## DataAggregator
module DataAggregator(
           clk, reset, bit1, bit2, bit3, bit4, read_index_yaxis, read_index_xaxis,
           out_data_yaxis, out_data_xaxis, finished
       );
Size: about 4200 flip-flops, ~53 I/O pins, about 190000 µm² of cells after synthesis.
clock: 9.87 ns
lec_check: 0
cap_margin: 20
cell_pad_in_sites_global_placement: 1
core_margin: 5
core_utilization: 40
cts_cluster_size: 97
gpl_routability_driven: 0
gpl_timing_driven: 0
hold_slack_margin: 0.23
max_routing_layer: met5
place_density_lb_addon: 0.28
slew_margin: 15
run.sh (not shown) runs the stock make flow with config.mk's settings and CLKGATE_MAP_FILE=.
Rerun with:
Settings changed: ABC_AREA set to 1, CELL_PAD_IN_SITES_GLOBAL_PLACEMENT 1 to unset, CORE_MARGIN 5 to 2, CORE_UTILIZATION 40 to 66, CTS_CLUSTER_SIZE 97 to unset, GPL_ROUTABILITY_DRIVEN 0 to unset, GPL_TIMING_DRIVEN 0 to unset, HOLD_SLACK_MARGIN 0.23 to unset, MAX_ROUTING_LAYER met5 to unset, PLACE_DENSITY_LB_ADDON 0.28 to unset, SETUP_SLACK_MARGIN set to 1.76, SLEW_MARGIN 15 to 20.
Clock period 9.87 ns to 6.81 ns, I/O delays scaled along.
Effect:
- The new run ran to the end with no violations
- synthesized area goes down by 1.3%
- worst hold slack is about the same
- synthesized cell count went up by 62%
- non-clock buffer count came out lower by 687
- final area falls by 2.6%
- combinational power grows by 48%
- wire length went down by 9.8%
- sequential power is higher by 45%
- clock power is higher by 34%
Rerun with:
Settings changed: ABC_AREA 1 to unset, CORE_UTILIZATION 66 to 64, SETUP_SLACK_MARGIN 1.76 to unset.
Clock period 6.81 ns to 5.45 ns, I/O delays scaled along.
The changed run completed, yet does not pass: setup timing.
Clock power grows by 22%.
Critical path depth shrinks by 5.
Clock skew shrinks by 4.2 ps.
Cell area is about the same.
Cell count shrinks by 29%.
Combinational power grows by 11%.
Count of clock-buffer cells in the layout shrinks by 17.
Rerun with:
Settings changed: CORE_UTILIZATION 64 to 72, SETUP_SLACK_MARGIN set to 1.29.
Clock period 5.45 ns to 5.3 ns, I/O delays scaled along.
With this change the flow finished clean.
Design area increases by about 0.8%.
Register-to-register slack is worse by 240 ps.
Global-route usage increases by 4.8 points.
Clock-buffer cell count increases by 6.
Die area decreases by 11%.
Routed wire length increases by 0.82%.
Worst setup slack is better by 120 ps.
Combinational power increases by 8.0%.
Synthesized area does not change.
Sequential share of layout area decreases by 0.49 points.
Clock power barely changes.

---

Starting RTL as in the previous note.
make LEC_CHECK=0 CAP_MARGIN=20 CORE_MARGIN=2 CORE_UTILIZATION=40 CTS_CLUSTER_SIZE=97 HOLD_SLACK_MARGIN=0.23 MAX_ROUTING_LAYER=met4 SLEW_MARGIN=20 finish   # period 10.0 ns
Edit:
CORE_UTILIZATION = 72   (was 40)
CTS_CLUSTER_SIZE = default   (was 97)
HOLD_SLACK_MARGIN = -0.04   (was 0.23)
MAX_ROUTING_LAYER = default   (was met4)
PLACE_DENSITY = 0.64   (was default)
SETUP_SLACK_MARGIN = -0.54   (was default)
clock period = 7.2 ns   (was 10.0 ns; I/O delays follow)
Result: Wire length shrinks by 7.7%. Area after synthesis is unchanged. Sequential share of layout area grows by 1.0 points. Clock-buffer cell count shrinks by 5. Global-route usage grows by 15 points. Power grows by about 37%. Critical path depth does not change. Register-to-register slack gets worse by 2900 ps.

---

== main ==
Starting RTL as in the previous note.
clock: 6.12 ns
lec_check: 0
cap_margin: 20
core_margin: 2
core_utilization: 58
hold_slack_margin: -0.08
place_density: 0.6
setup_slack_margin: 1.76
slew_margin: 20
tns_end_percent: 5
Input-level comparison between the feature branch and main:
Settings: PLACE_DENSITY_LB_ADDON: unset -> 0.0; CORE_UTILIZATION: 58 -> 72; HOLD_SLACK_MARGIN: -0.08 -> unset; PLACE_DENSITY: 0.6 -> unset; CTS_CLUSTER_DIAMETER: unset -> 392; TNS_END_PERCENT: 5 -> unset; SETUP_SLACK_MARGIN: 1.76 -> 1.29; the clock period (ns, I/O delays scaled along): 6.12 -> 4.47.
- The layout from the feature branch, despite a flow that completed every stage, fails the layout checks, with the failing checks listed as negative setup slack.
- Die area: the feature branch lower than main
- Looking only at sequential share of layout area, and setting everything else aside, the lower value of main and the feature branch goes to the feature branch.
- met2 wire length sits lower in the feature branch than in main.
- Summary of the feature branch over main: non-clock buffer count climbed 179, final hold slack -35 ps, post-route clock period utilization rose 15 points, stage delay of the slowest cell on the critical path now smaller.
- [compare] base=main new=the feature branch: wire length of the first global-routing pass moved down; total number of cells along the worst setup path moved up; peak supply drop moved up.

---

DataAggregator again, from the RTL that the note above started with.
Settings: LEC_CHECK=0, CAP_MARGIN=20, CELL_PAD_IN_SITES_GLOBAL_PLACEMENT=0, CORE_ASPECT_RATIO=0.75, CORE_MARGIN=2, CORE_UTILIZATION=49, CTS_CLUSTER_DIAMETER=21, CTS_CLUSTER_SIZE=97, MAX_ROUTING_LAYER=met5, SETUP_SLACK_MARGIN=-0.31, SLEW_MARGIN=35, TNS_END_PERCENT=65; clock period 12.2 ns.
The starting point finished with timing, DRC and antenna clean.
Then changed:
Settings changed: CELL_PAD_IN_SITES_GLOBAL_PLACEMENT 0 to not set, CORE_ASPECT_RATIO 0.75 to not set, CORE_UTILIZATION 49 to 66, CTS_CLUSTER_DIAMETER 21 to not set, CTS_CLUSTER_SIZE 97 to not set, MAX_ROUTING_LAYER met5 to not set, SETUP_SLACK_MARGIN -0.31 to -0.54, SLEW_MARGIN 35 to 20, TNS_END_PERCENT 65 to not set.
Clock period 12.2 ns to 7.2 ns, I/O delays scaled along.
After rerunning:
- die area shrinks by about 26%
- design area shrinks by about 12%
- power grows by about 6%
- setup slack degrades by 2.4 ns
- routed wire length shrinks by about 11%
- global-route usage grows by 5.6 points
- count of clock-buffer cells in the layout shrinks by 1029
- worst hold slack improves by 0.0036 ns
- cell count shrinks by 14%
- area after synthesis is unchanged
Then changed:
Settings changed: CORE_UTILIZATION 66 to 72, CTS_CLUSTER_SIZE set to 72, PLACE_DENSITY_LB_ADDON set to 0.0, SETUP_SLACK_MARGIN -0.54 to 1.32.
Clock period 7.2 ns to 4.47 ns, I/O delays scaled along.
Result: With this change the flow ran to the end with violations: negative setup slack. Cell area increases by 2.5%. Global-route usage increases by 3.4 points. Power increases by 62%. Clock skew hardly moves. Clock power increases by about 60%. Clock-buffer cell count decreases by 10. Register-to-register slack degrades by 2.0 ns. Synthesized cell count stays the same.
Then changed:
Settings changed: ABC_AREA set to 1, CAP_MARGIN 20 to 35, CTS_CLUSTER_SIZE 72 to 17, PLACE_DENSITY_LB_ADDON 0.0 to 0.19, SETUP_SLACK_MARGIN 1.32 to 0.56.
Now the flow passed the timing, DRC and antenna checks.
Critical path depth climbs by 3.
Via count went up by 42%.
Clock-buffer cell count fell by 9.
Then changed:
Settings changed: ABC_AREA 1 to not set, CAP_MARGIN 35 to 20, CORE_UTILIZATION 72 to 45, CTS_CLUSTER_SIZE 17 to not set, PLACE_DENSITY set to 0.6, PLACE_DENSITY_LB_ADDON 0.19 to not set, SETUP_SLACK_MARGIN 0.56 to not set.
Clock period 4.47 ns to 8.06 ns, I/O delays scaled along.
What happened:
- power shrinks by 45%
- final cell count shrinks by about 22%
- die area grows by 62%
- via count shrinks by about 33%
- area after synthesis grows by about 1.4%
- utilization shrinks by 32 points
- setup slack improved by 0.90 ns
- wire length shrinks by about 10%
- global-route usage shrinks by 18 points
- final area shrinks by about 1.3%
- sequential cell count is unchanged
Then changed:
Settings changed: CORE_UTILIZATION 45 to 17.
Outcome: Design area rises by 5.1%; clock skew went up by 0.025 ns; final cell count increases by 52%; via count falls by 1.3%.

---

exp/indigo:
Starting RTL as in the previous note.
==> flow/config.mk <==
export PLATFORM = sky130hd
export DESIGN_NAME = DataAggregator
export DESIGN_NICKNAME = DataAggregator
export VERILOG_FILES = /design/flow/design.v
export SDC_FILE = /design/flow/constraint.sdc
export NUM_CORES = 4
export LEC_CHECK = 0
export CAP_MARGIN = 20
export CELL_PAD_IN_SITES_GLOBAL_PLACEMENT = 0
export CORE_ASPECT_RATIO = 1.3
export CORE_MARGIN = 2
export CORE_UTILIZATION = 72
export GPL_ROUTABILITY_DRIVEN = 1
export HOLD_SLACK_MARGIN = -0.03
export PLACE_DENSITY = 0.79
export SETUP_SLACK_MARGIN = -0.3
export SLEW_MARGIN = 20
==> flow/constraint.sdc <==
create_clock -name core_clock -period 4.47 [get_ports {clk}]
set_input_delay 0.8940 -clock core_clock [delete_from_list [all_inputs] [get_ports {clk}]]
set_output_delay 0.8940 -clock core_clock [all_outputs]
set_load 0.01 [all_outputs]
Although it ran to completion, exp/indigo produced a layout that fails the final checks because of negative setup slack.
Changes in exp/sierra relative to exp/indigo:
- CTS_CLUSTER_SIZE: unset -> 18
- SETUP_SLACK_MARGIN: -0.3 -> unset
- CAP_MARGIN: 20 -> 40
Findings:
- Cmp exp/sierra vs exp/indigo: utilization higher in exp/sierra
- Sequential share of layout area (lower): exp/sierra
- The flow for exp/sierra finished, though final verification flagged negative setup slack.
- For area of the die, exp/indigo and exp/sierra come out practically identical.
- Of the two values seen for critical path capture point, out_data_xaxis[15] was produced by exp/sierra and out_data_xaxis[12] by exp/indigo.
- Total length of routed wires (lower): exp/indigo
- Relative to exp/indigo, the non-clock buffer count measured on exp/sierra has increased by more than 10%.
- Compare exp/sierra and exp/indigo | largest fanout of any net on the critical path lower: exp/sierra
- For the routing usage on met3, exp/sierra came in 0.48 points lower than exp/indigo did.
## Diff of input files: exp/raven against exp/sierra
- HOLD_SLACK_MARGIN no longer set, was -0.03
- TNS_END_PERCENT now 5, previously not set
- CORE_ASPECT_RATIO no longer set, was 1.3
- PLACE_DENSITY no longer set, was 0.79
- GPL_ROUTABILITY_DRIVEN no longer set, was 1
- PLACE_DENSITY_LB_ADDON now 0.0, previously not set
- CAP_MARGIN now 20, was 40
- CELL_PAD_IN_SITES_GLOBAL_PLACEMENT no longer set, was 0
- CTS_CLUSTER_DIAMETER now 392, previously not set
- SETUP_SLACK_MARGIN now 1.29, previously not set
- CTS_CLUSTER_SIZE now 19, was 18
Results
exp/raven -> stages 100% | layout checks FAIL | negative setup slack. Arrival time of data at the critical path endpoint in exp/raven is 0.06 ns lower than in exp/sierra. Diff exp/sierra and exp/raven: core utilization at floorplan higher in exp/raven. In the reports for exp/sierra and exp/raven, the larger clock latency of the later-clocked register in the worst-skew pair belongs to exp/raven.
What exp/willow does differently from exp/raven at the input level:
- HOLD_SLACK_MARGIN newly set to 0.28
- CTS_CLUSTER_SIZE changed from 19 to 18
- CELL_PAD_IN_SITES_GLOBAL_PLACEMENT newly set to 0
- GPL_ROUTABILITY_DRIVEN newly set to 1
- CAP_MARGIN changed from 20 to 40
- CTS_CLUSTER_DIAMETER changed from 392 to 396
- PLACE_DENSITY_LB_ADDON removed (was 0.0)
- PLACE_DENSITY newly set to 0.41
- SETUP_SLACK_MARGIN changed from 1.29 to 0.66
- CORE_ASPECT_RATIO newly set to 1.17
- TNS_END_PERCENT removed (was 5)
- ABC_AREA newly set to 1
### Flow results
Both conditions hold for exp/willow: the flow ran to the end and the final layout passed the timing, DRC and antenna checks.
met3 track demand over resource in global routing, exp/raven and exp/willow, lower one = exp/willow.
The run with more routed wire is exp/willow, not exp/raven.
Share of total power in sequential cells is lower on exp/willow
For the total power, exp/willow came in 3.1% higher than exp/raven did.
On area occupied by multi-input gates, the higher figure sits with exp/raven, not exp/willow.
[exp/willow vs exp/raven] number of antenna violations at the first check in global routing: lower in exp/willow
Compared exp/willow against exp/raven; floorplan core density within noise.
The fraction of the mapped netlist area in compound gates on exp/raven is in line with that on exp/willow.
From exp/raven to exp/willow the numbers moved as follows: design area increased 0.76%, proportion of power drawn by combinational gates higher.
[inputs] exp/zinc vs exp/willow
- setting PLACE_DENSITY_LB_ADDON to 0.19 for the first time
- changing HOLD_SLACK_MARGIN from 0.28 to 0.29
- removing PLACE_DENSITY (formerly 0.41)
- removing GPL_ROUTABILITY_DRIVEN (formerly 1)
- changing SETUP_SLACK_MARGIN from 0.66 to 0.56
- changing CTS_CLUSTER_SIZE from 18 to 17
- removing CORE_ASPECT_RATIO (formerly 1.17)
- removing CELL_PAD_IN_SITES_GLOBAL_PLACEMENT (formerly 0)
- changing CAP_MARGIN from 40 to 35
--- outcome ---
Worst setup slack, exp/zinc and exp/willow: higher on exp/willow. Compared to exp/willow, exp/zinc has violation count after the first detailed-route iteration about 19% higher. Between exp/zinc and exp/willow, number of detailed-route iterations in the first pass is higher for exp/willow, exp/zinc comes in under that. exp/zinc: total power consumption of the routed design higher than exp/willow. Looking at exp/zinc and exp/willow, the final instance area is a wash. exp/willow -> exp/zinc: post-DP HPWL flat.
> inputs changed (exp/zinc -> exp/xenon)
- changing CTS_CLUSTER_SIZE from 17 to 72
- removing CTS_CLUSTER_DIAMETER (formerly 396)
- changing PLACE_DENSITY_LB_ADDON from 0.19 to 0.29
- removing HOLD_SLACK_MARGIN (formerly 0.29)
- removing ABC_AREA (formerly 1)
- changing CAP_MARGIN from 35 to 40
- removing SETUP_SLACK_MARGIN (formerly 0.56)
==> results <==
To summarise exp/xenon: no stage aborted, but the layout did not pass its checks, failing on negative setup slack.
The standard cells in exp/xenon occupy more silicon area than those in exp/zinc do.
Changes observed in exp/xenon relative to exp/zinc: count of inverters other than clock inverters in the layout now sits lower; total wire length now sits lower; area of the die now sits higher; arrival time of data at the critical path endpoint now sits higher.
Changes observed in exp/xenon relative to exp/zinc: clock group share of total power now sits higher, core occupancy in the finished layout now sits higher, half-perimeter wire length of the detailed placement result now sits lower, total power now sits higher.
Power is estimated from default activity; no workload was simulated.
